<file path="flow/design.v">
`timescale 1ns / 1ps
module fulladder(input wire a,b,c, output wire sum,carry);
    assign sum = a ^ b ^ c;
    assign carry = (a & b) | (b & c) | (c & a);
endmodule
module compressor_7_to_3(
    input  wire w0,w1,w2,w3,w4,w5,w6,
    output wire sum, c0, c1
);
    wire s1,s2,s3,s4,d1,d2,d3,d4;
    fulladder fa1(.a(w0), .b(w1), .c(w2), .sum(s1), .carry(d1));
    fulladder fa2(.a(w3), .b(w4), .c(w5), .sum(s2), .carry(d2));
    fulladder fa3(.a(s1), .b(s2), .c(w6), .sum(s3), .carry(d3));
    fulladder fa4(.a(d1), .b(d2), .c(d3), .sum(s4), .carry(d4));
    assign sum = s3;
    assign c0  = s4;
    assign c1  = d4;
endmodule
module array_7_to_3_compressor(
    input  wire [31:0] p0,p1,p2,p3,p4,p5,p6,
    output wire [31:0] psum, pc0, pc1
);
    genvar j;
    generate
        for(j=0; j<32; j=j+1) begin
            compressor_7_to_3 C(
                p0[j], p1[j], p2[j], p3[j], p4[j], p5[j], p6[j],
                psum[j], pc0[j], pc1[j]
            );
        end
    endgenerate
endmodule
module array_3_to_2_compressor(
    input  wire [31:0] a,b,c,
    output wire [31:0] sum, carry
);
    assign sum   = a ^ b ^ c;
    assign carry = ((a & b) | (b & c) | (c & a)) << 1;
endmodule
module han_carlson_adder(
    input  wire [31:0] a,
    input  wire [31:0] b,
    output wire [31:0] sum,
    output wire carry_out
);
    wire [31:0] g, p;
    assign g = a & b;
    assign p = a ^ b;
    wire [31:0] g1, p1;
    assign g1[0] = g[0];
    assign p1[0] = p[0];
    genvar i;
    generate
        for(i=1;i<32;i=i+1) begin
            assign g1[i] = g[i] | (p[i] & g[i-1]);
            assign p1[i] = p[i] & p[i-1];
        end
    endgenerate
    wire [31:0] g2, p2;
    assign g2[0] = g1[0];
    assign p2[0] = p1[0];
    assign g2[1] = g1[1];
    assign p2[1] = p1[1];
    generate
        for(i=2;i<32;i=i+1) begin
            assign g2[i] = g1[i] | (p1[i] & g1[i-2]);
            assign p2[i] = p1[i] & p1[i-2];
        end
    endgenerate
    wire [31:0] g3, p3;
    assign g3[0] = g2[0];
    assign p3[0] = p2[0];
    assign g3[1] = g2[1];
    assign p3[1] = p2[1];
    assign g3[2] = g2[2];
    assign p3[2] = p2[2];
    assign g3[3] = g2[3];
    assign p3[3] = p2[3];
    generate
        for(i=4;i<32;i=i+1) begin
            assign g3[i] = g2[i] | (p2[i] & g2[i-4]);
            assign p3[i] = p2[i] & p2[i-4];
        end
    endgenerate
    wire [31:0] g4, p4;
    assign g4[0] = g3[0];
    assign p4[0] = p3[0];
    assign g4[1] = g3[1];
    assign p4[1] = p3[1];
    assign g4[2] = g3[2];
    assign p4[2] = p3[2];
    assign g4[3] = g3[3];
    assign p4[3] = p3[3];
    assign g4[4] = g3[4];
    assign p4[4] = p3[4];
    assign g4[5] = g3[5];
    assign p4[5] = p3[5];
    assign g4[6] = g3[6];
    assign p4[6] = p3[6];
    assign g4[7] = g3[7];
    assign p4[7] = p3[7];
    generate
        for(i=8;i<32;i=i+1) begin
            assign g4[i] = g3[i] | (p3[i] & g3[i-8]);
            assign p4[i] = p3[i] & p3[i-8];
        end
    endgenerate
    wire [31:0] g5, p5;
    assign g5[0]  = g4[0];  assign p5[0]  = p4[0];
    assign g5[1]  = g4[1];  assign p5[1]  = p4[1];
    assign g5[2]  = g4[2];  assign p5[2]  = p4[2];
    assign g5[3]  = g4[3];  assign p5[3]  = p4[3];
    assign g5[4]  = g4[4];  assign p5[4]  = p4[4];
    assign g5[5]  = g4[5];  assign p5[5]  = p4[5];
    assign g5[6]  = g4[6];  assign p5[6]  = p4[6];
    assign g5[7]  = g4[7];  assign p5[7]  = p4[7];
    assign g5[8]  = g4[8];  assign p5[8]  = p4[8];
    assign g5[9]  = g4[9];  assign p5[9]  = p4[9];
    assign g5[10] = g4[10]; assign p5[10] = p4[10];
    assign g5[11] = g4[11]; assign p5[11] = p4[11];
    assign g5[12] = g4[12]; assign p5[12] = p4[12];
    assign g5[13] = g4[13]; assign p5[13] = p4[13];
    assign g5[14] = g4[14]; assign p5[14] = p4[14];
    assign g5[15] = g4[15]; assign p5[15] = p4[15];
    generate
        for(i=16;i<32;i=i+1) begin
            assign g5[i] = g4[i] | (p4[i] & g4[i-16]);
            assign p5[i] = p4[i] & p4[i-16];
        end
    endgenerate
    wire [31:0] carry_in; 
    assign carry_in[0] = 1'b0;
    assign carry_in[1]  = g[0];
    assign carry_in[2]  = g1[1];
    assign carry_in[3]  = g2[2];
    assign carry_in[4]  = g3[3];
    generate
        for(i=5;i<32;i=i+1) begin
            assign carry_in[i] = g5[i-1];
        end
    endgenerate
    generate
        for(i=0;i<32;i=i+1) begin
            assign sum[i] = p[i] ^ carry_in[i];
        end
    endgenerate
    assign carry_out = g5[31];
endmodule
module piped_wallace_mult(
    input wire clock, reset,
    input wire [15:0] x,y,
    output reg [31:0] prod
);
    genvar i,j;
    wire [31:0] pp[0:15];
    generate
        for(i=0; i<16; i=i+1) begin : PP_GEN
            for(j=0; j<32; j=j+1) begin : COL
                assign pp[i][j] = (j>=i && j<i+16) ? (x[j-i] & y[i]) : 1'b0;
            end
        end
    endgenerate
    wire [31:0] s0,s1,c0_0,c1_0,c02_0,c12_0;
    array_7_to_3_compressor A0(pp[0],pp[1],pp[2],pp[3],pp[4],pp[5],pp[6], s0, c0_0, c02_0);
    array_7_to_3_compressor A1(pp[7],pp[8],pp[9],pp[10],pp[11],pp[12],pp[13], s1, c1_0, c12_0);
    wire [31:0] c0  = c0_0  << 1;
    wire [31:0] c1  = c1_0  << 1;
    wire [31:0] c02 = c02_0 << 2;
    wire [31:0] c12 = c12_0 << 2;
    reg [31:0] rs0,rs1,rc0,rc1,rc02,rc12, rpp14,rpp15;
    always @(posedge clock or posedge reset)
        if(reset) begin
            rs0<=0; rs1<=0; rc0<=0; rc1<=0; rc02<=0; rc12<=0;
            rpp14<=0; rpp15<=0;
        end else begin
            rs0<=s0; rs1<=s1; rc0<=c0; rc1<=c1; rc02<=c02; rc12<=c12;
            rpp14<=pp[14]; rpp15<=pp[15];
        end
    wire [31:0] sum1,carry_1,carry_2;
    array_7_to_3_compressor A2(
        rs0,rs1,rc0,rc1,rc02,rc12,rpp14,
        sum1, carry_1, carry_2
    );
    wire [31:0] carry1 = carry_1 << 1;
    wire [31:0] carry2 = carry_2 << 2;
    reg [31:0] rsum1,rcarry1,rcarry2,rlast;
    always @(posedge clock or posedge reset)
        if(reset) begin
            rsum1<=0; rcarry1<=0; rcarry2<=0; rlast<=0;
        end else begin
            rsum1<=sum1; rcarry1<=carry1; rcarry2<=carry2;
            rlast<=rpp15;
        end
    wire [31:0] psum_1, pcarry_1, final_sum_pre, final_carry_pre;
    array_3_to_2_compressor C0(rsum1, rcarry1, rcarry2, psum_1, pcarry_1);
    array_3_to_2_compressor C1(rlast, psum_1, pcarry_1, final_sum_pre, final_carry_pre);
    reg [31:0] rsum, rcarry;
    always @(posedge clock or posedge reset)
        if(reset) begin
            rsum<=0; rcarry<=0;
        end else begin
            rsum<=final_sum_pre;
            rcarry<=final_carry_pre;
        end
    wire [31:0] final_sum;
    wire cout;
    han_carlson_adder HC(rsum, rcarry, final_sum, cout);
    always @(posedge clock or posedge reset)
        if(reset)
            prod <= 0;
        else
            prod <= final_sum;
endmodule
</file>
<file path="flow/run.sh">
#!/bin/bash
# the make line also repeats each setting of config.mk as NAME=value (left out here)
make -C /OpenROAD-flow-scripts/flow DESIGN_CONFIG=/design/flow/config.mk WORK_HOME=/design/flow/orfs CLKGATE_MAP_FILE= finish
</file>
<file path="flow/config.mk">
export PLATFORM = sky130hd
export DESIGN_NAME = piped_wallace_mult
export DESIGN_NICKNAME = piped_wallace_mult
export VERILOG_FILES = /design/flow/design.v
export SDC_FILE = /design/flow/constraint.sdc
export NUM_CORES = 4
export LEC_CHECK = 0
export ABC_AREA = 0
export CAP_MARGIN = 25
export CELL_PAD_IN_SITES_GLOBAL_PLACEMENT = 1
export CORE_MARGIN = 2
export CORE_UTILIZATION = 40
export CTS_CLUSTER_SIZE = 53
export GPL_TIMING_DRIVEN = 0
export HOLD_SLACK_MARGIN = 0.21
export MIN_ROUTING_LAYER = met2
export SLEW_MARGIN = 0
export TNS_END_PERCENT = 20
</file>
<file path="flow/constraint.sdc">
create_clock -name core_clock -period 4.33 [get_ports {clock}]
set_input_delay 0.8660 -clock core_clock [delete_from_list [all_inputs] [get_ports {clock}]]
set_output_delay 0.8660 -clock core_clock [all_outputs]
set_load 0.01 [all_outputs]
</file>
==> flow_summary.json, run 1 <==
{
  "grtUsageMet3_pct": 42.82,
  "max_slew_margin_pct": 35.48,
  "p_clk_w": 0.00335,
  "netSwitchingPower_w": 0.004193,
  "cp-endpoint": "A2.genblk1[9].C.fa1.c$_DFF_PP0_",
  "p_int_w": 0.007884,
  "die_w_um": 212.7,
  "cts_tree": "yes",
  "syn_nets": 1665,
  "ys_seq_share_pct": 48.40,
  "num_io_pins": 66,
  "grt_antenna_before_repair": 0,
  "synth_cells": 1324,
  "numCtsBuffers": 39,
  "adder_share_pct": 30.79,
  "worst_path_max_delay_cell": "clkdlybuf4s50_1",
  "critical_path_required_ns": 4.76,
  "route.vias.total": 13040,
  "cts.sinks": 337,
  "htreeDepth": 2,
  "initCoreUtil_pct": 40.45,
  "cpMostUsedCell": "fa_1",
  "clk_latency_ns": 0.57,
  "power_density_nw_per_um2": 595.2,
  "first_iter_violations": 1088,
  "clock-root-buffer": "clkbuf_16",
  "vias_per_cell": 6.352,
  "rr_endpoint": "prod[27]$_DFF_PP0_",
  "tool_warnings": 35,
  "post_cts_buffers": 0,
  "cp_num_buf_inv": 4,
  "p_comb_share_pct": 36.0,
  "max_freq_ghz": 0.2859,
  "postRouteAntennaNets": 0,
  "yosys_warnings": 1,
  "ys_async_sr_fraction_pct": 100.0,
  "syn-cell-area_um2": 17420,
  "layout.nets": 1780,
  "ff_type": "dfrtp_1",
  "met2_usage_pct": 31.35,
  "hold_end": "C1.a[20]$_DFF_PP0_",
  "wire_per_inst_um": 19.90,
  "mux_area_share_pct": 0.1221,
  "area_growth_pct": 16.46,
  "grt_pass1_vias": 16330,
  "dpl.hpwl_mm": 29.90,
  "area_leaders": "dfrtp_1 (48%), fa_1 (23%), and2_1 (7.6%)",
  "grt_use_met1_pct": 0,
  "syn_avg_cell_area_um2": 13.16,
  "cp-end-kind": "flip-flop",
  "comb-power_w": 0.00435,
  "worstPathArrival_ns": 3.92,
  "std_cell_rows": 76,
  "clk_pin_slew_ns": 0.06,
  "first_pass_iters": 5,
  "critical_path_class": "in -> reg",
  "xor_share_pct": 1.056,
  "clock_path_buffers": 3,
  "drv_cap": 0,
  "synth_top_cell_by_area": "dfrtp_1",
  "drt_wl_total_mm": 40.85,
  "clockPowerShare_pct": 27.8,
  "tightest_slew_ns": 0.9677,
  "maxPowerGroup": "registers",
  "timing.hold.ws_ns": 0.3408,
  "reg2reg_slack_ns": 1.48,
  "grt_start_max_net_pins": 45,
  "cts_hold_buf": 0,
  "overflow": 0,
  "ys_cells": 1324,
  "logic_family": "adder cells",
  "critical_path_peak_fanout": 10,
  "fp.coreArea_um2": 43080,
  "top_area_share_pct": 48.40,
  "simple_gate_share_pct": 10.74,
  "finalClockPeriodUsage_pct": 80.78,
  "path_cells": "clkdlybuf4s50_1 -> clkbuf_1 -> and2_1 -> fa_1 -> inv_1 -> fa_1 -> inv_1 -> fa_1",
  "final_area_um2": 20290,
  "p_seq_w": 0.00438,
  "aoi_share_pct": 3.454,
  "hold_path_depth": 0,
  "edf_count": 0,
  "cts_resized": 0,
  "dieHeight_um": 212.7,
  "ff2ff_path_depth": 8,
  "swShare_pct": 34.72,
  "die-area_um2": 45250,
  "ir_worst_vdd_uv": 239.9,
  "finalHoldViolCount": 0,
  "rsz0062_at_grt": "false",
  "gp_congestion": 0.8305,
  "n_fill_cell": 3925,
  "final-max-slew-violation-count": 0,
  "skew_ns": 0.02538,
  "critical-path-top-delay-family": "adder cells",
  "setup_viol": 0,
  "status": "no timing/DRC/antenna violations",
  "portBuffers": 65,
  "min_from": "rpp15[20]$_DFF_PP0_",
  "busiest_layer": "met3",
  "r2r-start": "rcarry[5]$_DFF_PP0_",
  "min_path_type": "reg -> reg",
  "dpl_cell_area_um2": 18990,
  "fin_crit_ns": 3.498,
  "synth.distinct_cells": 56,
  "synth_flops": 337,
  "yosys_area_um2": 17420,
  "most_common_cell": "dfrtp_1",
  "grt_usage_pct": 28.86,
  "startpoint_type": "input pin",
  "slowest_delay_ns": 0.68,
  "crit_path_start": "x[7]",
  "cp.depth": 8,
  "drc": 0,
  "power.leakage_nw": 10.11,
  "synth.cells.most_frequent": "dfrtp_1 (337), inv_1 (212), and2_1 (211)",
  "seqPwrFrac_pct": 36.2,
  "grt_first_pass_wirelength_mm": 63.98
}
==> final cells by class <==
cell class	count	area [um^2]	share of cell area, %
sequential	337	8433	41.56
multi-input combinational	736	8044	39.64
clock buffer	59	1194	5.882
timing repair buffer	74	830.8	4.094
inverter	212	799.5	3.940
tap	585	732.0	3.607
buffer	39	151.4	0.7461
clock inverter	10	105.1	0.5179
antenna	1	2.502	0.01233
==> metal layers <==
metal  routed length (um)  part of all wire, %
met1                    0                    0
met2                20150                   49
met5                  245                 0.60
met4                 1879                  4.6
met3                18580                   45
==> metrics by stage <==
step | setup TNS (ns) | util (%) | power [W] | worst slack, ns | std cells
final | 0 | 47.11 | 0.01208 | 0.8324 | 2053
after floorplan | -350.68 | - | 0.007192 | -1.041 | 1324
after detailed placement | 0 | 44.09 | 0.008790 | 0.3576 | 1983
after global routing | 0 | 47.10 | 0.01312 | 0.7550 | 2052
after global placement | -1128.24 | 43.67 | 0.008724 | -3.414 | 1974
after CTS | 0 | 47.10 | 0.01217 | 0.9583 | 2052
==> run 2: changes to the inputs <==
Settings changed: ABC_AREA 0 to 1, CAP_MARGIN 25 to 20, CELL_PAD_IN_SITES_GLOBAL_PLACEMENT 1 to default, CORE_UTILIZATION 40 to 68, CTS_CLUSTER_SIZE 53 to default, GPL_TIMING_DRIVEN 0 to default, HOLD_SLACK_MARGIN 0.21 to default, MIN_ROUTING_LAYER met2 to default, SETUP_SLACK_MARGIN from default to 0.48, SLEW_MARGIN 0 to 20, TNS_END_PERCENT 20 to default.
Clock period 4.33 ns to 1.87 ns, I/O delays scaled along.
==> run 2 against run 1 <==
The run now fails in 5_1_grt. Synthesized cell count is 31% higher. Synthesized area is 4.0% higher. Die area is 38% lower.
==> flow_summary.json, run 2 <==
{
  "synth_top_cell_by_area": "dfrtp_1",
  "mux_area_share_pct": 0,
  "clock_path_buffers": 3,
  "synth_cells": 1738,
  "fp.coreArea_um2": 26130,
  "ys_seq_share_pct": 46.54,
  "flow.stopped_at": "5_1_grt",
  "pre_cts_ws_ns": -0.8710,
  "std_cell_rows": 59,
  "clock-root-buffer": "clkbuf_16",
  "portBuffers": 65,
  "xor_share_pct": 0.6767,
  "logic_family": "adder cells",
  "ys_cells": 1738,
  "cts.sinks": 337,
  "syn-cell-area_um2": 18120,
  "ff_type": "dfrtp_1",
  "toolErrorMsg": "[ERROR GRT-0232] Routing congestion too high. Check the congestion heatmap in the GUI.",
  "dpl.hpwl_mm": 28.45,
  "dieHeight_um": 167.2,
  "syn_avg_cell_area_um2": 10.43,
  "edf_count": 0,
  "initCoreUtil_pct": 69.34,
  "syn_nets": 2079,
  "ys_async_sr_fraction_pct": 100.0,
  "most_common_cell": "inv_1",
  "adder_share_pct": 29.61,
  "status": "stopped before the end",
  "synth.cells.most_frequent": "inv_1 (491), nand2_1 (426), dfrtp_1 (337)",
  "top_area_share_pct": 46.54,
  "gp_congestion": 0.8340,
  "grt_usage_pct": 100.8,
  "die-area_um2": 27970,
  "yosys_warnings": 1,
  "cts_hold_buf": 0,
  "area_leaders": "dfrtp_1 (47%), fa_1 (22%), inv_1 (10%)",
  "synth_flops": 337,
  "overflow": 2220,
  "die_w_um": 167.2,
  "yosys_area_um2": 18120,
  "simple_gate_share_pct": 11.03,
  "aoi_share_pct": 0.6077,
  "num_io_pins": 66,
  "synth.distinct_cells": 21,
  "numCtsBuffers": 35,
  "htreeDepth": 2
}
## run 2: metal layers
metal  global-route usage [%]  overflow
met1                    91.74        19
met2                    127.4      1662
met3                    79.89        14
met4                    110.8       525
met5                    43.48         0
## run 2: through the flow
stage | cells | setup TNS, ns | cell area (um^2) | hold WS (ns)
floorplan | 1738 | -1027.63 | 19710 | 0.3312
global placement | 2158 | -57.55 | 20720 | 0.3319
detailed placement | 2158 | -60.96 | 20720 | 0.3347
CTS | 2313 | -0.6725 | 24330 | 0.2989
## run 2: repair_timing
item,CTS
resized,742
endpoints found under the setup margin,245
cloned,21
pin swaps,228
setup buffers,71
==> run 3: changes to the inputs <==
Settings changed: CTS_CLUSTER_SIZE from default to 15, SETUP_SLACK_MARGIN 0.48 to default.
Clock period 1.87 ns to 1.57 ns, I/O delays scaled along.
==> run 3 against run 2 <==
The flow again stops in 5_1_grt. Synthesized area stayed put. Die area stayed put. Synthesized cell count stayed put.
==> flow_summary.json, run 3 <==
{
  "status": "stopped before the end",
  "flow.stopped_at": "5_1_grt",
  "yosys_warnings": 1,
  "synth_cells": 1738,
  "aoi_share_pct": 0.6077,
  "clock_path_buffers": 3,
  "top_area_share_pct": 46.54,
  "portBuffers": 65,
  "cts_hold_buf": 0,
  "dpl_cell_area_um2": 20740,
  "most_common_cell": "inv_1",
  "syn_nets": 2079,
  "xor_share_pct": 0.6767,
  "initCoreUtil_pct": 69.34,
  "yosys_area_um2": 18120,
  "dieHeight_um": 167.2,
  "syn_avg_cell_area_um2": 10.43,
  "gp_congestion": 0.8545,
  "simple_gate_share_pct": 11.03,
  "synth_top_cell_by_area": "dfrtp_1",
  "ff_type": "dfrtp_1",
  "dpl.hpwl_mm": 28.89,
  "adder_share_pct": 29.61,
  "ys_async_sr_fraction_pct": 100.0,
  "die-area_um2": 27970,
  "fp.coreArea_um2": 26130,
  "std_cell_rows": 59,
  "syn-cell-area_um2": 18120,
  "area_leaders": "dfrtp_1 (47%), fa_1 (22%), inv_1 (10%)",
  "edf_count": 0,
  "synth_flops": 337,
  "logic_family": "adder cells",
  "synth.cells.most_frequent": "inv_1 (491), nand2_1 (426), dfrtp_1 (337)",
  "clock-root-buffer": "clkbuf_16",
  "mux_area_share_pct": 0,
  "htreeDepth": 2,
  "ys_seq_share_pct": 46.54,
  "numCtsBuffers": 35,
  "die_w_um": 167.2,
  "cts.sinks": 337,
  "synth.distinct_cells": 21,
  "num_io_pins": 66,
  "ys_cells": 1738
}
run 3: repair_timing:
item / 4_1_cts
pin swaps: 161
resized: 544
setup buffers: 50
gates cloned: 19
endpoints found under the setup margin: 190
run 3: through the flow:
step	setup slack, ns	instances	total power (W)	hold slack (ns)
4_1_cts	-0.4299	2331	0.03634	0.2515
3_5_place_dp	-1.102	2201	0.02522	0.3347
3_3_place_gp	-1.070	2201	0.02445	0.3314
2_1_floorplan	-3.249	1738	0.02016	0.3312
==> run 4: changes to the inputs <==
Settings changed: CORE_UTILIZATION 68 to 72, CTS_CLUSTER_DIAMETER from default to 393, CTS_CLUSTER_SIZE 15 to 97, PLACE_DENSITY from default to 0.4, SETUP_SLACK_MARGIN from default to 0.38.
Clock period 1.57 ns to 1.78 ns, I/O delays scaled along.
==> run 4 against run 3 <==
The run again fails in 5_1_grt. Synthesized cell count is the same. Die area down 5.4%. Synthesized area unchanged.
==> flow_summary.json, run 4 <==
{
  "synth.cells.most_frequent": "inv_1 (491), nand2_1 (426), dfrtp_1 (337)",
  "pre_cts_ws_ns": -0.9301,
  "synth_cells": 1738,
  "status": "stopped before the end",
  "mux_area_share_pct": 0,
  "clock_path_buffers": 3,
  "syn-cell-area_um2": 18120,
  "edf_count": 0,
  "synth_flops": 337,
  "adder_share_pct": 29.61,
  "xor_share_pct": 0.6767,
  "ys_seq_share_pct": 46.54,
  "most_common_cell": "inv_1",
  "gp_congestion": 0.8665,
  "ff_type": "dfrtp_1",
  "simple_gate_share_pct": 11.03,
  "area_leaders": "dfrtp_1 (47%), fa_1 (22%), inv_1 (10%)",
  "flow.stopped_at": "5_1_grt",
  "numCtsBuffers": 7,
  "dpl.hpwl_mm": 27.70,
  "htreeDepth": 1,
  "portBuffers": 65,
  "toolErrorMsg": "[ERROR GRT-0232] Routing congestion too high. Check the congestion heatmap in the GUI.",
  "syn_nets": 2079,
  "std_cell_rows": 58,
  "cts.sinks": 337,
  "logic_family": "adder cells",
  "top_area_share_pct": 46.54,
  "clock-root-buffer": "clkbuf_16",
  "die-area_um2": 26450,
  "dp_cells": 2152,
  "synth.distinct_cells": 21,
  "aoi_share_pct": 0.6077,
  "fp.coreArea_um2": 24960,
  "initCoreUtil_pct": 72.58,
  "syn_avg_cell_area_um2": 10.43,
  "yosys_area_um2": 18120,
  "ys_cells": 1738,
  "die_w_um": 162.6,
  "dieHeight_um": 162.6,
  "grt_usage_pct": 72.23,
  "synth_top_cell_by_area": "dfrtp_1",
  "ys_async_sr_fraction_pct": 100.0,
  "overflow": 14,
  "yosys_warnings": 1,
  "num_io_pins": 66
}
==> run 4: layer usage <==
metal,global-route usage (%),GRT overflow
met1,73.42,0
met2,91.03,10
met3,54.04,0
met5,11.74,0
met4,72.12,4
==> run 4: stage by stage <==
step / TNS [ns] / area (um^2) / utilization, % / hold slack [ns]
after CTS: -1.424 / 23050 / 92.32 / 0.1926
after floorplan: -1058.22 / 19690 / - / 0.3312
after global placement: -63.88 / 20700 / 82.91 / 0.3323
after detailed placement: -67.27 / 20700 / 82.91 / 0.3364
==> run 4: repair_timing <==
| action | in CTS |
|---|---|
| resized | 655 |
| cloned | 16 |
| buffers inserted | 80 |
| hold buffers | 0 |
| pin swaps | 223 |
| endpoints found under the setup margin | 234 |
==> run 5: changes to the inputs <==
Settings changed: CORE_UTILIZATION 72 to 68, CTS_CLUSTER_DIAMETER 393 to default, CTS_CLUSTER_SIZE 97 to 46, GPL_TIMING_DRIVEN from default to 1, HOLD_SLACK_MARGIN from default to 0.24, PLACE_DENSITY 0.4 to default, PLACE_DENSITY_LB_ADDON from default to 0.23, SETUP_SLACK_MARGIN 0.38 to default, TNS_END_PERCENT from default to 30.
Clock period 1.78 ns to 1.34 ns, I/O delays scaled along.
==> run 5 against run 4 <==
The layout now fails its checks (negative setup slack). Synthesized cell count unchanged. Synthesized area unchanged. Die area up 5.7%.
==> flow_summary.json, run 5 <==
{
  "area_growth_pct": 37.23,
  "ir_worst_vdd_uv": 1517,
  "grt_pass1_vias": 15940,
  "ys_cells": 1738,
  "tightest_slew_ns": 0.4164,
  "synth.cells.most_frequent": "inv_1 (491), nand2_1 (426), dfrtp_1 (337)",
  "mux_area_share_pct": 0,
  "ys_async_sr_fraction_pct": 100.0,
  "critical-path-top-delay-family": "adder cells",
  "area_leaders": "dfrtp_1 (47%), fa_1 (22%), inv_1 (10%)",
  "die-area_um2": 27970,
  "adder_share_pct": 29.61,
  "simple_gate_share_pct": 11.03,
  "final-max-slew-violation-count": 0,
  "clock_path_buffers": 3,
  "num_io_pins": 66,
  "synth_flops": 337,
  "edf_count": 0,
  "p_seq_w": 0.0152,
  "yosys_warnings": 1,
  "swShare_pct": 43.46,
  "comb-power_w": 0.0258,
  "cts_tree": "yes",
  "gp_congestion": 0.9047,
  "synth.distinct_cells": 21,
  "max_slew_margin_pct": 72.17,
  "vias_per_cell": 6.943,
  "skew_ns": 0.01802,
  "critical_path_peak_fanout": 1,
  "netSwitchingPower_w": 0.02242,
  "max_freq_ghz": 0.4434,
  "first_pass_iters": 22,
  "syn_nets": 2079,
  "grt_usage_pct": 47.20,
  "min_path_type": "in -> reg",
  "maxPowerGroup": "combinational logic",
  "dpl_cell_area_um2": 20420,
  "rr_endpoint": "C0.b[17]$_DFF_PP0_",
  "top_area_share_pct": 46.54,
  "clk_latency_ns": 0.55,
  "reg2reg_slack_ns": -0.92,
  "most_common_cell": "inv_1",
  "layout.nets": 2347,
  "aoi_share_pct": 0.6077,
  "portBuffers": 65,
  "die_w_um": 167.2,
  "yosys_area_um2": 18120,
  "finalHoldViolCount": 0,
  "synth_cells": 1738,
  "crit_path_start": "A2.genblk1[16].C.fa2.c$_DFF_PP0_",
  "syn_avg_cell_area_um2": 10.43,
  "std_cell_rows": 59,
  "seqPwrFrac_pct": 29.4,
  "worst_path_max_delay_cell": "fa_1",
  "dieHeight_um": 167.2,
  "setup_tns_ns": -63.97,
  "grt_antenna_before_repair": 14,
  "overflow": 0,
  "postRouteAntennaNets": 0,
  "power.leakage_nw": 13.66,
  "total_power_w": 0.05160,
  "hold_path_depth": 5,
  "p_int_w": 0.02917,
  "xor_share_pct": 0.6767,
  "cp.depth": 5,
  "worstPathArrival_ns": 2.67,
  "min_from": "x[7]",
  "wire_per_inst_um": 35.80,
  "finalClockPeriodUsage_pct": 168.3,
  "htreeDepth": 2,
  "cp-endpoint": "C0.b[17]$_DFF_PP0_",
  "cts.sinks": 337,
  "drt_wl_total_mm": 84.88,
  "r2r-start": "A2.genblk1[16].C.fa2.c$_DFF_PP0_",
  "first_iter_violations": 3411,
  "clockPowerShare_pct": 20.5,
  "drv_cap": 0,
  "cp_num_buf_inv": 2,
  "hold_end": "A2.genblk1[21].C.fa3.c$_DFF_PP0_",
  "initCoreUtil_pct": 69.34,
  "logic_family": "adder cells",
  "startpoint_type": "flip-flop",
  "synth_top_cell_by_area": "dfrtp_1",
  "cp-end-kind": "flip-flop",
  "final_area_um2": 24870,
  "drc": 0,
  "rsz0062_at_grt": "true",
  "status": "finished with violations",
  "grt_start_max_net_pins": 28,
  "route.vias.total": 16460,
  "fp.coreArea_um2": 26130,
  "tool_warnings": 38,
  "ff2ff_path_depth": 5,
  "fin_crit_ns": 2.255,
  "critical_path_class": "reg -> reg",
  "p_comb_share_pct": 50.1,
  "finalWorstSetupSlack_ns": -0.9153,
  "ff_type": "dfrtp_1",
  "clock-root-buffer": "clkbuf_16",
  "slowest_delay_ns": 0.71,
  "path_cells": "fa_1 -> inv_2 -> fa_2 -> inv_2 -> fa_2",
  "grt_first_pass_wirelength_mm": 95.82,
  "syn-cell-area_um2": 18120,
  "failed_checks": "negative setup slack",
  "critical_path_required_ns": 1.76,
  "setup_viol": 208,
  "power_density_nw_per_um2": 2075,
  "clk_pin_slew_ns": 0.08,
  "numCtsBuffers": 35,
  "p_clk_w": 0.0106,
  "ys_seq_share_pct": 46.54,
  "dpl.hpwl_mm": 30.52
}
[run 5: repair_timing]
| action | 4_1_cts | 5_1_grt |
|---|---|---|
| gates resized | 727 | 385 |
| pin swaps | 185 | 195 |
| cloned | 14 | 0 |
| hold buffers | 2 | 0 |
| setup buffers | 52 | 18 |
| hold endpoints to repair | 12 | 0 |
| setup endpoints to repair | 258 | 222 |
[run 5: cell type report]
| type | instances | area, um^2 |
|---|---|---|
| Sequential cell | 337 | 8434 |
| Fill cell | 540 | 1267 |
| Clock inverter | 9 | 103.9 |
| Tap cell | 335 | 419.2 |
| Timing Repair Buffer | 295 | 3334 |
| Clock buffer | 47 | 1033 |
| Multi-Input combinational cell | 844 | 9641 |
| Inverter | 493 | 1872 |
| Antenna cell | 11 | 27.53 |
[run 5: per-layer routing]
layer / track usage (%) / wire length [um]
met2: 75.57 / 34880
met4: 35.12 / 12180
met5: 0 / 166
met3: 13.24 / 13720
met1: 55.01 / 23940
[run 5: stage by stage]
step | hold slack (ns) | std cells | util (%) | setup slack (ns)
after floorplan | 0.3312 | 1738 | - | -3.433
after global placement | 0.3327 | 2220 | 78.16 | -1.337
after detailed placement | 0.3347 | 2220 | 78.16 | -1.383
after CTS | 0.2432 | 2343 | 89.65 | -0.6517
after global routing | 0.2856 | 2362 | 95.06 | -0.9804
final | 0.2802 | 2371 | 95.15 | -0.9153
==> run 6: changes to the inputs <==
Settings changed: ABC_AREA 1 to default, CTS_CLUSTER_SIZE 46 to default, GPL_TIMING_DRIVEN 1 to default, HOLD_SLACK_MARGIN 0.24 to default, PLACE_DENSITY_LB_ADDON 0.23 to default, TNS_END_PERCENT 30 to default.
Clock period 1.34 ns to 2.72 ns, I/O delays scaled along.
==> run 6 against run 5 <==
Now clean on timing, DRC and antenna. Final cell count down 23%. Count of clock-buffer cells in the layout increased by 5. Sequential power down 54%. Worst setup slack improved by 1.1 ns. Via count fell by 41%. Cell area shrank 18%. Largest power group is now registers. Combinational power is 74% lower. Worst hold slack gained 0.059 ns. Synthesized area fell by 3.8%. Routed wire length down 59%. Non-clock buffer count decreased by 159.
==> flow_summary.json, run 6 <==
{
  "wire_per_inst_um": 19.03,
  "total_power_w": 0.01864,
  "ys_seq_share_pct": 48.40,
  "first_pass_iters": 4,
  "ir_worst_vdd_uv": 645.4,
  "ff2ff_path_depth": 8,
  "tool_warnings": 37,
  "hold_path_depth": 0,
  "drt_wl_total_mm": 34.52,
  "portBuffers": 65,
  "seqPwrFrac_pct": 37.6,
  "adder_share_pct": 30.79,
  "synth_flops": 337,
  "edf_count": 0,
  "comb-power_w": 0.00676,
  "synth_top_cell_by_area": "dfrtp_1",
  "timing.hold.ws_ns": 0.3390,
  "netSwitchingPower_w": 0.006284,
  "vias_per_cell": 5.336,
  "top_area_share_pct": 48.40,
  "syn-cell-area_um2": 17420,
  "min_path_type": "reg -> reg",
  "route.vias.total": 9679,
  "rr_endpoint": "prod[27]$_DFF_PP0_",
  "r2r-start": "rsum[5]$_DFF_PP0_",
  "initCoreUtil_pct": 69.19,
  "crit_path_start": "rsum[5]$_DFF_PP0_",
  "ys_cells": 1324,
  "grt_antenna_before_repair": 0,
  "fin_crit_ns": 2.517,
  "slowest_delay_ns": 0.46,
  "finalHoldViolCount": 0,
  "critical_path_required_ns": 3.11,
  "final-max-slew-violation-count": 0,
  "layout.nets": 1799,
  "cts.sinks": 337,
  "grt_start_max_net_pins": 93,
  "syn_nets": 1665,
  "aoi_share_pct": 3.454,
  "setup_viol": 0,
  "fp.coreArea_um2": 25180,
  "yosys_area_um2": 17420,
  "drc": 0,
  "grt_pass1_vias": 10660,
  "power_density_nw_per_um2": 919.8,
  "postRouteAntennaNets": 0,
  "reg2reg_slack_ns": 0.20,
  "yosys_warnings": 1,
  "tightest_slew_ns": 0.7480,
  "overflow": 0,
  "final_area_um2": 20270,
  "path_cells": "ha_1 -> fa_1 -> a21o_1 -> a221oi_2 -> nor3_4 -> o211ai_4 -> nand2_2 -> o311ai_2",
  "ff_type": "dfrtp_1",
  "maxPowerGroup": "registers",
  "skew_ns": 0.01966,
  "first_iter_violations": 649,
  "cts_resized": 0,
  "swShare_pct": 33.71,
  "dieHeight_um": 164.1,
  "hold_end": "prod[2]$_DFF_PP0_",
  "post_cts_buffers": 0,
  "ys_async_sr_fraction_pct": 100.0,
  "cp-endpoint": "prod[27]$_DFF_PP0_",
  "max_slew_margin_pct": 49.97,
  "cts_tree": "yes",
  "synth.cells.most_frequent": "dfrtp_1 (337), inv_1 (212), and2_1 (211)",
  "grt_usage_pct": 28.26,
  "area_growth_pct": 16.31,
  "die-area_um2": 26920,
  "p_clk_w": 0.00487,
  "cp.depth": 8,
  "clk_pin_slew_ns": 0.06,
  "area_leaders": "dfrtp_1 (48%), fa_1 (23%), and2_1 (7.6%)",
  "syn_avg_cell_area_um2": 13.16,
  "startpoint_type": "flip-flop",
  "clock_path_buffers": 3,
  "synth.distinct_cells": 56,
  "grt_first_pass_wirelength_mm": 56.79,
  "clockPowerShare_pct": 26.1,
  "final_cells": 1814,
  "n_antenna_cell": 0,
  "dp_cells": 1751,
  "die_w_um": 164.1,
  "p_comb_share_pct": 36.3,
  "gp_congestion": 0.8881,
  "dpl_cell_area_um2": 19070,
  "cts_hold_buf": 0,
  "simple_gate_share_pct": 10.74,
  "finalClockPeriodUsage_pct": 92.53,
  "cp-end-kind": "flip-flop",
  "max_freq_ghz": 0.3973,
  "p_int_w": 0.01236,
  "numCtsBuffers": 35,
  "power.leakage_nw": 10.33,
  "std_cell_rows": 58,
  "dpl.hpwl_mm": 25.31,
  "htreeDepth": 2,
  "xor_share_pct": 1.056,
  "critical-path-top-delay-family": "AND-OR/OR-AND gates",
  "rsz0062_at_grt": "false",
  "most_common_cell": "dfrtp_1",
  "mux_area_share_pct": 0.1221,
  "drv_cap": 0,
  "worstPathArrival_ns": 2.91,
  "p_seq_w": 0.00701,
  "cp_num_buf_inv": 0,
  "logic_family": "adder cells",
  "min_from": "rsum[2]$_DFF_PP0_",
  "worst_path_max_delay_cell": "fa_1",
  "synth_cells": 1324,
  "clk_latency_ns": 0.52,
  "status": "no timing/DRC/antenna violations",
  "num_io_pins": 66,
  "critical_path_peak_fanout": 4,
  "clock-root-buffer": "clkbuf_16",
  "critical_path_class": "reg -> reg"
}
## run 6: through the flow
step	worst slack, ns	util, %	setup TNS [ns]
final	0.2032	80.48	0
after global routing	0.05404	80.48	0
after CTS	0.1503	80.48	0
after detailed placement	-0.2734	75.74	-6.685
after global placement	-0.2186	75.74	-4.897
after floorplan	-2.329	-	-784.73
## run 6: area by class of cell
type                       count  area [um^2]
inverter                     212        799.5
timing repair buffer         136         1384
fill                        1401         4916
clock buffer                  52         1041
multi-input combinational    736         8044
tap                          330        412.9
sequential                   337         8433
clock inverter                11        151.4
## run 6: per-layer routing
layer / GRT usage, % / wire length [um] / up-vias
li1: - / - / 4283
met1: 40.37 / 14980 / 5033
met2: 44.58 / 16640 / 284
met3: 6.364 / 2001 / 79
met4: 8.293 / 903 / 0
met5: 0 / 0 / -
==> run 7: changes to the inputs <==
Settings changed: ABC_AREA from default to 1, CORE_UTILIZATION 68 to 72, CTS_CLUSTER_DIAMETER from default to 334, CTS_CLUSTER_SIZE from default to 15, HOLD_SLACK_MARGIN from default to 0.27, PLACE_DENSITY from default to 0.82.
Clock period 2.72 ns to 1.76 ns, I/O delays scaled along.
==> run 7 against run 6 <==
The run now fails in 5_1_grt. Synthesized cell count is 31% higher. Die area decreased by 1.7%. Synthesized area increased by 4.0%.
==> flow_summary.json, run 7 <==
{
  "ys_seq_share_pct": 46.54,
  "syn-cell-area_um2": 18120,
  "aoi_share_pct": 0.6077,
  "synth.cells.most_frequent": "inv_1 (491), nand2_1 (426), dfrtp_1 (337)",
  "portBuffers": 65,
  "adder_share_pct": 29.61,
  "synth_flops": 337,
  "clock_path_buffers": 3,
  "simple_gate_share_pct": 11.03,
  "die-area_um2": 26450,
  "mux_area_share_pct": 0,
  "gp_congestion": 0.8488,
  "dieHeight_um": 162.6,
  "synth_cells": 1738,
  "dp_cells": 2167,
  "std_cell_rows": 58,
  "ys_cells": 1738,
  "xor_share_pct": 0.6767,
  "numCtsBuffers": 26,
  "ff_type": "dfrtp_1",
  "top_area_share_pct": 46.54,
  "area_leaders": "dfrtp_1 (47%), fa_1 (22%), inv_1 (10%)",
  "cts.sinks": 337,
  "logic_family": "adder cells",
  "status": "stopped before the end",
  "die_w_um": 162.6,
  "edf_count": 0,
  "htreeDepth": 1,
  "dpl.hpwl_mm": 30.01,
  "flow.stopped_at": "5_1_grt",
  "num_io_pins": 66,
  "syn_avg_cell_area_um2": 10.43,
  "initCoreUtil_pct": 72.58,
  "fp.coreArea_um2": 24960,
  "syn_nets": 2079,
  "yosys_warnings": 1,
  "yosys_area_um2": 18120,
  "ys_async_sr_fraction_pct": 100.0,
  "dpl_cell_area_um2": 20410,
  "clock-root-buffer": "clkbuf_16",
  "most_common_cell": "inv_1",
  "synth_top_cell_by_area": "dfrtp_1",
  "synth.distinct_cells": 21
}
[run 7: repair_timing]
item,CTS
setup endpoints to repair,120
gates cloned,20
hold endpoints to repair,2
hold buffers,1
pin swaps,78
resized,273
buffers inserted,41
[run 7: through the flow]
step	power, W	setup TNS, ns	worst slack, ns	util (%)
CTS	0.02821	-1.913	-0.2354	88.78
detailed placement	0.02195	-71.80	-1.001	81.76
floorplan	0.01791	-1064.85	-3.097	-
global placement	0.02104	-66.00	-0.8990	81.76
==> run 8: changes to the inputs <==
Settings changed: CORE_UTILIZATION 72 to 68, CTS_CLUSTER_DIAMETER 334 to default, CTS_CLUSTER_SIZE 15 to 46, GPL_TIMING_DRIVEN from default to 1, HOLD_SLACK_MARGIN 0.27 to 0.24, PLACE_DENSITY 0.82 to default, SETUP_SLACK_MARGIN from default to -0.07, TNS_END_PERCENT from default to 30.
Clock period 1.76 ns to 0.972 ns, I/O delays scaled along.
==> run 8 against run 7 <==
The flow again stops in 5_1_grt. Synthesized cell count unchanged. Die area increased by 5.7%. Synthesized area unchanged.
==> flow_summary.json, run 8 <==
{
  "most_common_cell": "inv_1",
  "fp.coreArea_um2": 26130,
  "overflow": 83,
  "synth.distinct_cells": 21,
  "die_w_um": 167.2,
  "toolErrorMsg": "[ERROR GRT-0232] Routing congestion too high. Check the congestion heatmap in the GUI.",
  "edf_count": 0,
  "initCoreUtil_pct": 69.34,
  "area_leaders": "dfrtp_1 (47%), fa_1 (22%), inv_1 (10%)",
  "ys_cells": 1738,
  "mux_area_share_pct": 0,
  "clock-root-buffer": "clkbuf_16",
  "numCtsBuffers": 36,
  "ff_type": "dfrtp_1",
  "adder_share_pct": 29.61,
  "simple_gate_share_pct": 11.03,
  "gp_congestion": 0.8660,
  "synth_flops": 337,
  "yosys_warnings": 1,
  "dpl.hpwl_mm": 29.14,
  "yosys_area_um2": 18120,
  "num_io_pins": 66,
  "syn_avg_cell_area_um2": 10.43,
  "grt_usage_pct": 73.83,
  "syn_nets": 2079,
  "top_area_share_pct": 46.54,
  "dp_cells": 2220,
  "dpl_cell_area_um2": 20440,
  "cts.sinks": 337,
  "syn-cell-area_um2": 18120,
  "ys_seq_share_pct": 46.54,
  "die-area_um2": 27970,
  "pre_cts_ws_ns": -1.649,
  "portBuffers": 65,
  "htreeDepth": 2,
  "clock_path_buffers": 3,
  "ys_async_sr_fraction_pct": 100.0,
  "flow.stopped_at": "5_1_grt",
  "synth.cells.most_frequent": "inv_1 (491), nand2_1 (426), dfrtp_1 (337)",
  "synth_top_cell_by_area": "dfrtp_1",
  "dieHeight_um": 167.2,
  "aoi_share_pct": 0.6077,
  "logic_family": "adder cells",
  "status": "stopped before the end",
  "std_cell_rows": 59,
  "xor_share_pct": 0.6767,
  "synth_cells": 1738
}
==> run 8: timing repair <==
action | in CTS
buffers inserted | 63
gates cloned | 16
hold buffers | 16
pin swaps | 182
gates resized | 630
endpoints found under the hold margin | 25
setup endpoints to repair | 291
==> run 8: metal layers <==
layer	track usage [%]	overflow
met1	74.47	0
met2	93.32	39
met3	54.64	0
met4	77.01	44
met5	5.913	0
==> run 8: metrics by stage <==
stage / utilization, % / total power, W / hold slack (ns)
after CTS: 92.36 / 0.05973 / 0.2211
after detailed placement: 78.21 / 0.04055 / 0.3347
after global placement: 78.21 / 0.03933 / 0.3316
after floorplan: - / 0.03173 / 0.3312
==> run 9: changes to the inputs <==
Settings changed: CELL_PAD_IN_SITES_GLOBAL_PLACEMENT from default to 3, CORE_MARGIN 2 to 6, CORE_UTILIZATION 68 to 53, CTS_CLUSTER_DIAMETER from default to 170, CTS_CLUSTER_SIZE 46 to 36, GPL_ROUTABILITY_DRIVEN from default to 0, HOLD_SLACK_MARGIN 0.24 to 0.09, MIN_ROUTING_LAYER from default to met2, PLACE_DENSITY from default to 0.42, SETUP_SLACK_MARGIN -0.07 to 0.5, SLEW_MARGIN 20 to 15, TNS_END_PERCENT 30 to default.
Clock period 0.972 ns to 2.8 ns, I/O delays scaled along.
==> run 9 against run 8 <==
The run fails in 3_1_place_gp_skip_io. Synthesized area stayed put. Die area increased by 39%. Synthesized cell count stayed put.
==> flow_summary.json, run 9 <==
{
  "status": "stopped before the end",
  "flow.stopped_at": "3_1_place_gp_skip_io",
  "toolErrorMsg": "[ERROR GPL-0301] Utilization 101.976 % exceeds 100%.",
  "simple_gate_share_pct": 11.03,
  "synth_top_cell_by_area": "dfrtp_1",
  "xor_share_pct": 0.6767,
  "edf_count": 0,
  "yosys_area_um2": 18120,
  "die_w_um": 196.9,
  "std_cell_rows": 67,
  "synth_flops": 337,
  "synth_cells": 1738,
  "logic_family": "adder cells",
  "synth.cells.most_frequent": "inv_1 (491), nand2_1 (426), dfrtp_1 (337)",
  "yosys_warnings": 1,
  "area_leaders": "dfrtp_1 (47%), fa_1 (22%), inv_1 (10%)",
  "ff_type": "dfrtp_1",
  "ys_seq_share_pct": 46.54,
  "dieHeight_um": 196.9,
  "most_common_cell": "inv_1",
  "syn_nets": 2079,
  "adder_share_pct": 29.61,
  "die-area_um2": 38770,
  "ys_async_sr_fraction_pct": 100.0,
  "initCoreUtil_pct": 53.90,
  "fp.coreArea_um2": 33620,
  "aoi_share_pct": 0.6077,
  "top_area_share_pct": 46.54,
  "mux_area_share_pct": 0,
  "syn-cell-area_um2": 18120,
  "syn_avg_cell_area_um2": 10.43,
  "ys_cells": 1738,
  "synth.distinct_cells": 21
}
==> run 10: changes to the inputs <==
Settings changed: CELL_PAD_IN_SITES_GLOBAL_PLACEMENT 3 to default, CORE_MARGIN 6 to 2, CORE_UTILIZATION 53 to 68, CTS_CLUSTER_DIAMETER 170 to 260, CTS_CLUSTER_SIZE 36 to default, GPL_ROUTABILITY_DRIVEN 0 to default, GPL_TIMING_DRIVEN 1 to default, HOLD_SLACK_MARGIN 0.09 to default, MIN_ROUTING_LAYER met2 to default, PLACE_DENSITY 0.42 to default, SETUP_SLACK_MARGIN 0.5 to default, SLEW_MARGIN 15 to 20.
Clock period 2.8 ns to 1.91 ns, I/O delays scaled along.
==> run 10 against run 9 <==
Now fails the layout checks on negative setup slack. Synthesized area unchanged. Die area decreased by 28%. Synthesized cell count unchanged.
==> flow_summary.json, run 10 <==
{
  "netSwitchingPower_w": 0.009894,
  "drt_wl_total_mm": 47.06,
  "syn_nets": 2079,
  "syn_avg_cell_area_um2": 10.43,
  "path_cells": "inv_2 -> fa_1 -> fa_2 -> inv_2 -> fa_1",
  "htreeDepth": 2,
  "most_common_cell": "inv_1",
  "total_power_w": 0.02737,
  "worstPathArrival_ns": 2.40,
  "mux_area_share_pct": 0,
  "startpoint_type": "flip-flop",
  "power_density_nw_per_um2": 1239,
  "cts.sinks": 337,
  "fin_crit_ns": 2.019,
  "gp_congestion": 0.8442,
  "adder_share_pct": 29.61,
  "clk_pin_slew_ns": 0.06,
  "setup_viol": 12,
  "p_seq_w": 0.0100,
  "worst_path_max_delay_cell": "fa_1",
  "failed_checks": "negative setup slack",
  "ir_worst_vdd_uv": 889.4,
  "cts_hold_buf": 0,
  "critical_path_class": "reg -> reg",
  "rsz0062_at_grt": "true",
  "ff_type": "dfrtp_1",
  "area_leaders": "dfrtp_1 (47%), fa_1 (22%), inv_1 (10%)",
  "postRouteAntennaNets": 0,
  "timing.hold.ws_ns": 0.3416,
  "max_freq_ghz": 0.4954,
  "cp-end-kind": "flip-flop",
  "wire_per_inst_um": 20.81,
  "grt_usage_pct": 33.99,
  "synth.cells.most_frequent": "inv_1 (491), nand2_1 (426), dfrtp_1 (337)",
  "min_from": "x[1]",
  "cp_num_buf_inv": 2,
  "clock-root-buffer": "clkbuf_16",
  "p_clk_w": 0.00680,
  "min_path_type": "in -> reg",
  "hold_path_depth": 4,
  "reg2reg_slack_ns": -0.11,
  "max_slew_margin_pct": 68.92,
  "final-max-slew-violation-count": 0,
  "first_iter_violations": 1082,
  "grt_antenna_before_repair": 1,
  "initCoreUtil_pct": 69.34,
  "critical_path_peak_fanout": 1,
  "skew_ns": 0.01926,
  "p_int_w": 0.01747,
  "final_util_pct": 84.55,
  "n_fill_cell": 1304,
  "ff2ff_path_depth": 5,
  "dieHeight_um": 167.2,
  "grt_first_pass_wirelength_mm": 71.07,
  "seqPwrFrac_pct": 36.6,
  "grt_pass1_vias": 13360,
  "vias_per_cell": 5.417,
  "n_antenna_cell": 0,
  "pre_cts_ws_ns": -0.8524,
  "finalHoldViolCount": 0,
  "num_io_pins": 66,
  "clockPowerShare_pct": 24.9,
  "cp-endpoint": "C0.b[16]$_DFF_PP0_",
  "synth_cells": 1738,
  "setup_tns_ns": -0.5730,
  "area_growth_pct": 21.94,
  "fp.coreArea_um2": 26130,
  "ys_async_sr_fraction_pct": 100.0,
  "dpl.hpwl_mm": 27.80,
  "power.leakage_nw": 12.88,
  "yosys_area_um2": 18120,
  "hold_end": "rpp15[16]$_DFF_PP0_",
  "maxPowerGroup": "combinational logic",
  "portBuffers": 65,
  "tool_warnings": 40,
  "ys_seq_share_pct": 46.54,
  "grt_start_max_net_pins": 88,
  "slowest_delay_ns": 0.46,
  "cp.depth": 5,
  "drc": 0,
  "xor_share_pct": 0.6767,
  "synth.distinct_cells": 21,
  "edf_count": 0,
  "critical-path-top-delay-family": "adder cells",
  "yosys_warnings": 1,
  "status": "finished with violations",
  "first_pass_iters": 26,
  "std_cell_rows": 59,
  "finalWorstSetupSlack_ns": -0.1085,
  "clock_path_buffers": 3,
  "rr_endpoint": "C0.b[16]$_DFF_PP0_",
  "crit_path_start": "A2.genblk1[15].C.fa1.c$_DFF_PP0_",
  "clk_latency_ns": 0.52,
  "tightest_slew_ns": 0.4662,
  "ys_cells": 1738,
  "die-area_um2": 27970,
  "top_area_share_pct": 46.54,
  "die_w_um": 167.2,
  "critical_path_required_ns": 2.29,
  "synth_top_cell_by_area": "dfrtp_1",
  "synth_flops": 337,
  "cts_tree": "yes",
  "simple_gate_share_pct": 11.03,
  "route.vias.total": 12250,
  "aoi_share_pct": 0.6077,
  "syn-cell-area_um2": 18120,
  "swShare_pct": 36.15,
  "layout.nets": 2241,
  "r2r-start": "A2.genblk1[15].C.fa1.c$_DFF_PP0_",
  "overflow": 0,
  "logic_family": "adder cells",
  "numCtsBuffers": 35,
  "comb-power_w": 0.0105,
  "drv_cap": 0,
  "finalClockPeriodUsage_pct": 105.7,
  "p_comb_share_pct": 38.5
}
## run 10: per-layer routing
metal,routed length (um),up-vias,part of all wire [%],track usage [%]
met1,16840,6024,36,43.68
met4,3341,0,7.1,18.75
met2,22640,747,48,55.66
li1,-,5221,-,-
met3,4233,256,9.0,6.381
met5,0,-,0,0
## run 10: area by class of cell
| cell class | count | area [um^2] | area share [%] |
|---|---|---|---|
| Timing Repair Buffer | 189 | 2275 | 10.30 |
| Multi-Input combinational cell | 844 | 7969 | 36.07 |
| Sequential cell | 337 | 8434 | 38.17 |
| Inverter | 493 | 1854 | 8.392 |
| Clock buffer | 49 | 1031 | 4.666 |
| Clock inverter | 14 | 112.6 | 0.5097 |
| Tap cell | 335 | 419.2 | 1.897 |
## run 10: repair_timing
item | 4_1_cts | 5_1_grt
setup buffers | 22 | 1
pin swaps | 35 | 59
gates cloned | 16 | 3
endpoints found under the setup margin | 55 | 42
gates resized | 137 | 117
## run 10: through the flow
| stage | instances | instance area (um^2) |
|---|---|---|
| after global placement | 2156 | 20140 |
| after floorplan | 1738 | 19050 |
| after global routing | 2261 | 22090 |
| after CTS | 2257 | 21980 |
| final | 2261 | 22090 |
| after detailed placement | 2156 | 20140 |
==> run 11: changes to the inputs <==
Settings changed: CAP_MARGIN 20 to 35, CELL_PAD_IN_SITES_DETAIL_PLACEMENT from default to 2, CELL_PAD_IN_SITES_GLOBAL_PLACEMENT from default to 2, CORE_ASPECT_RATIO from default to 1.16, CORE_UTILIZATION 68 to 20, CTS_CLUSTER_DIAMETER 260 to default, CTS_CLUSTER_SIZE from default to 55, GPL_ROUTABILITY_DRIVEN from default to 0, GPL_TIMING_DRIVEN from default to 1, MAX_ROUTING_LAYER from default to met4, MIN_ROUTING_LAYER from default to met2, PLACE_DENSITY_LB_ADDON from default to 0.23, TNS_END_PERCENT from default to 30.
Clock period 1.91 ns to 2.6 ns, I/O delays scaled along.
==> run 11 against run 10 <==
Now clean on timing, DRC and antenna. Worst setup slack better by 0.30 ns. Final cell count up 37%. Flip-flop count unchanged. Clock power down 16%. Routed wire length rose by 12%. Worst hold slack lost 0.043 ns. Core utilization fell by 59 points. Count of clock-buffer cells in the layout up 5. Power shrank 25%. Critical path type is now in -> reg.
==> flow_summary.json, run 11 <==
{
  "vias_per_cell": 4.917,
  "syn-cell-area_um2": 18120,
  "layout.nets": 2213,
  "critical_path_class": "in -> reg",
  "yosys_area_um2": 18120,
  "max_freq_ghz": 0.4146,
  "aoi_share_pct": 0.6077,
  "worstPathArrival_ns": 2.84,
  "startpoint_type": "input pin",
  "cpMostUsedCell": "fa_1",
  "dpl_cell_area_um2": 21150,
  "path_cells": "clkdlybuf4s50_1 -> buf_12 -> nand2_1 -> clkinvlp_4 -> fa_1 -> inv_1 -> fa_2 -> inv_2 -> fa_1",
  "crit_path_start": "y[10]",
  "clock-root-buffer": "clkbuf_16",
  "area_leaders": "dfrtp_1 (47%), fa_1 (22%), inv_1 (10%)",
  "drt_wl_total_mm": 52.63,
  "grt_pass1_vias": 19830,
  "maxPowerGroup": "combinational logic",
  "max_slew_margin_pct": 69.36,
  "dp_cells": 3028,
  "power_density_nw_per_um2": 914.4,
  "drc": 0,
  "synth_cells": 1738,
  "clk_pin_slew_ns": 0.06,
  "ys_seq_share_pct": 46.54,
  "cts_tree": "yes",
  "cp-endpoint": "A2.genblk1[15].C.fa2.a$_DFF_PP0_",
  "die-area_um2": 93030,
  "p_int_w": 0.01305,
  "finalHoldViolCount": 0,
  "r2r-start": "A2.genblk1[17].C.fa2.a$_DFF_PP0_",
  "num_io_pins": 66,
  "worst_path_max_delay_cell": "fa_1",
  "timing.hold.ws_ns": 0.2988,
  "drv_cap": 0,
  "route.vias.total": 15250,
  "clock_path_buffers": 3,
  "mux_area_share_pct": 0,
  "critical_path_peak_fanout": 15,
  "ys_async_sr_fraction_pct": 100.0,
  "ff2ff_path_depth": 5,
  "fp.coreArea_um2": 89470,
  "rsz0062_at_grt": "false",
  "final_util_pct": 25.15,
  "logic_family": "adder cells",
  "htreeDepth": 2,
  "cp.depth": 9,
  "comb-power_w": 0.00756,
  "cp-end-kind": "flip-flop",
  "grt_antenna_before_repair": 1,
  "rr_endpoint": "C0.b[18]$_DFF_PP0_",
  "tightest_slew_ns": 0.4595,
  "overflow": 0,
  "grt_usage_pct": 18.47,
  "slowest_delay_ns": 0.51,
  "final-max-slew-violation-count": 0,
  "simple_gate_share_pct": 11.03,
  "cts.sinks": 337,
  "tool_warnings": 35,
  "ys_cells": 1738,
  "syn_avg_cell_area_um2": 10.43,
  "initCoreUtil_pct": 20.25,
  "most_common_cell": "inv_1",
  "synth.distinct_cells": 21,
  "critical_path_required_ns": 3.03,
  "setup_viol": 0,
  "dieHeight_um": 328.2,
  "setup_tns_ns": 0,
  "numCtsBuffers": 39,
  "edf_count": 0,
  "cp_num_buf_inv": 5,
  "status": "no timing/DRC/antenna violations",
  "portBuffers": 65,
  "syn_nets": 2079,
  "final_area_um2": 22500,
  "grt_start_max_net_pins": 53,
  "synth.cells.most_frequent": "inv_1 (491), nand2_1 (426), dfrtp_1 (337)",
  "first_pass_iters": 7,
  "reg2reg_slack_ns": 0.42,
  "p_comb_share_pct": 36.8,
  "std_cell_rows": 118,
  "ff_type": "dfrtp_1",
  "p_clk_w": 0.00568,
  "swShare_pct": 36.55,
  "first_iter_violations": 1139,
  "p_seq_w": 0.00733,
  "dpl.hpwl_mm": 39.71,
  "min_path_type": "in -> async",
  "fin_crit_ns": 2.412,
  "cts_hold_buf": 0,
  "synth_flops": 337,
  "clk_latency_ns": 0.57,
  "postRouteAntennaNets": 0,
  "top_area_share_pct": 46.54,
  "area_growth_pct": 24.16,
  "synth_top_cell_by_area": "dfrtp_1",
  "seqPwrFrac_pct": 35.6,
  "clockPowerShare_pct": 27.6,
  "skew_ns": 0.009421,
  "adder_share_pct": 29.61,
  "grt_first_pass_wirelength_mm": 81.79,
  "die_w_um": 283.5,
  "yosys_warnings": 1,
  "xor_share_pct": 0.6767,
  "power.leakage_nw": 12.74,
  "finalClockPeriodUsage_pct": 92.78,
  "critical-path-top-delay-family": "adder cells",
  "ir_worst_vdd_uv": 393.0,
  "netSwitchingPower_w": 0.007518,
  "wire_per_inst_um": 16.97,
  "final_cells": 3102
}
==> run 11: timing repair <==
| action | CTS | global route |
|---|---|---|
| gates resized | 0 | 7 |
| endpoints found under the setup margin | 0 | 2 |
| buffers inserted | 0 | 3 |
==> run 11: layer usage <==
metal | GRT usage, % | up-vias | routed length [um]
met5 | - | - | 0
met2 | 21.91 | 3998 | 30040
met3 | 23.38 | 158 | 20800
met4 | 2.899 | 0 | 1787
met1 | - | 5968 | 0
li1 | - | 5129 | -
==> run 11: final cells by class <==
type,instances,area (um^2)
diodes,2,5.005
clock buffers,54,1135
clock inverters,15,163.9
fillers,9910,66970
inverters,493,1862
multi-input cells,844,7601
flip-flops and latches,337,8433
well taps,1200,1501
repair buffers,157,1797
==> run 11: through the flow <==
stage | power [W] | setup WS [ns]
final | 0.02057 | 0.1878
after global routing | 0.02269 | 0.1009
after CTS | 0.02107 | 0.1487
after detailed placement | 0.01521 | -0.4624
after global placement | 0.01490 | -0.4304
after floorplan | 0.01186 | -2.425
==> run 12: changes to the inputs <==
Settings changed: ABC_AREA 1 to 0, CELL_PAD_IN_SITES_DETAIL_PLACEMENT 2 to 1, CELL_PAD_IN_SITES_GLOBAL_PLACEMENT 2 to default, CORE_ASPECT_RATIO 1.16 to default, CORE_UTILIZATION 20 to 72, CTS_CLUSTER_SIZE 55 to 50, GPL_ROUTABILITY_DRIVEN 0 to default.
Clock period 2.6 ns to 2.69 ns, I/O delays scaled along.
==> run 12 against run 11 <==
The flow now stops in 3_5_place_dp. Die area is 73% lower. Synthesized cell count is 24% lower. Synthesized area is 3.8% lower.
==> flow_summary.json, run 12 <==
{
  "status": "stopped before the end",
  "flow.stopped_at": "3_5_place_dp",
  "toolErrorMsg": "[ERROR DPL-0033] detailed placement checks failed during check placement.",
  "adder_share_pct": 30.79,
  "yosys_warnings": 1,
  "synth.distinct_cells": 56,
  "die_w_um": 159.6,
  "edf_count": 0,
  "initCoreUtil_pct": 73.79,
  "fp.coreArea_um2": 23610,
  "num_io_pins": 66,
  "area_leaders": "dfrtp_1 (48%), fa_1 (23%), and2_1 (7.6%)",
  "synth_cells": 1324,
  "aoi_share_pct": 3.454,
  "most_common_cell": "dfrtp_1",
  "gp_congestion": 0.8608,
  "logic_family": "adder cells",
  "ff_type": "dfrtp_1",
  "mux_area_share_pct": 0.1221,
  "synth_top_cell_by_area": "dfrtp_1",
  "ys_async_sr_fraction_pct": 100.0,
  "die-area_um2": 25460,
  "synth_flops": 337,
  "synth.cells.most_frequent": "dfrtp_1 (337), inv_1 (212), and2_1 (211)",
  "xor_share_pct": 1.056,
  "ys_seq_share_pct": 48.40,
  "syn-cell-area_um2": 17420,
  "portBuffers": 65,
  "ys_cells": 1324,
  "top_area_share_pct": 48.40,
  "simple_gate_share_pct": 10.74,
  "syn_avg_cell_area_um2": 13.16,
  "yosys_area_um2": 17420,
  "std_cell_rows": 56,
  "syn_nets": 1665,
  "dieHeight_um": 159.6
}
run 12: per-stage QoR:
stage	setup TNS [ns]	cell area (um^2)	power (W)	worst slack [ns]	hold slack [ns]
floorplan	-792.82	17430	0.01158	-2.353	0.3312
global placement	-6.673	19020	0.01358	-0.3083	0.3317
==> run 13: changes to the inputs <==
Settings changed: ABC_AREA 0 to 1, CAP_MARGIN 35 to 20, CELL_PAD_IN_SITES_DETAIL_PLACEMENT 1 to default, CTS_CLUSTER_SIZE 50 to 15, HOLD_SLACK_MARGIN from default to 0.24, MAX_ROUTING_LAYER met4 to default, MIN_ROUTING_LAYER met2 to default, PLACE_DENSITY from default to 0.82, PLACE_DENSITY_LB_ADDON 0.23 to default.
Clock period 2.69 ns to 1.14 ns, I/O delays scaled along.
==> run 13 against run 12 <==
The flow stops in 5_1_grt. Synthesized area rose by 4.0%. Die area up 3.9%. Synthesized cell count grew 31%.
==> flow_summary.json, run 13 <==
{
  "most_common_cell": "inv_1",
  "dpl.hpwl_mm": 31.06,
  "clock-root-buffer": "clkbuf_16",
  "area_leaders": "dfrtp_1 (47%), fa_1 (22%), inv_1 (10%)",
  "synth_top_cell_by_area": "dfrtp_1",
  "dpl_cell_area_um2": 20440,
  "ys_seq_share_pct": 46.54,
  "gp_congestion": 0.8749,
  "yosys_warnings": 1,
  "simple_gate_share_pct": 11.03,
  "clock_path_buffers": 3,
  "synth_cells": 1738,
  "synth.distinct_cells": 21,
  "die-area_um2": 26450,
  "top_area_share_pct": 46.54,
  "ys_async_sr_fraction_pct": 100.0,
  "mux_area_share_pct": 0,
  "edf_count": 0,
  "cts.sinks": 337,
  "logic_family": "adder cells",
  "num_io_pins": 66,
  "portBuffers": 65,
  "ys_cells": 1738,
  "initCoreUtil_pct": 72.58,
  "synth_flops": 337,
  "fp.coreArea_um2": 24960,
  "dieHeight_um": 162.6,
  "std_cell_rows": 58,
  "status": "stopped before the end",
  "grt_usage_pct": 69.86,
  "die_w_um": 162.6,
  "adder_share_pct": 29.61,
  "syn-cell-area_um2": 18120,
  "numCtsBuffers": 36,
  "toolErrorMsg": "[ERROR GRT-0116] Global routing finished with congestion. Check the congestion regions in the DRC Viewer.",
  "xor_share_pct": 0.6767,
  "syn_nets": 2079,
  "flow.stopped_at": "5_1_grt",
  "pre_cts_ws_ns": -1.522,
  "htreeDepth": 2,
  "synth.cells.most_frequent": "inv_1 (491), nand2_1 (426), dfrtp_1 (337)",
  "overflow": 9,
  "ff_type": "dfrtp_1",
  "yosys_area_um2": 18120,
  "aoi_share_pct": 0.6077,
  "syn_avg_cell_area_um2": 10.43
}
run 13: metrics by stage:
| step | hold slack (ns) | std cells | power [W] |
|---|---|---|---|
| after floorplan | 0.3312 | 1738 | 0.02705 |
| after CTS | 0.2244 | 2363 | 0.05133 |
| after detailed placement | 0.3355 | 2216 | 0.03482 |
| after global placement | 0.3314 | 2216 | 0.03317 |
run 13: per-layer routing:
| metal | GRT overflow | track usage (%) |
|---|---|---|
| met5 | 0 | 7.765 |
| met1 | 0 | 72.12 |
| met3 | 1 | 49.20 |
| met2 | 3 | 89.79 |
| met4 | 5 | 69.35 |
run 13: timing repair:
action	CTS
setup endpoints to repair	284
setup buffers	60
gates cloned	18
hold endpoints to repair	43
resized	714
hold buffers	6
pin swaps	188
No activity file was given, so power comes from the tool's default toggle rates.
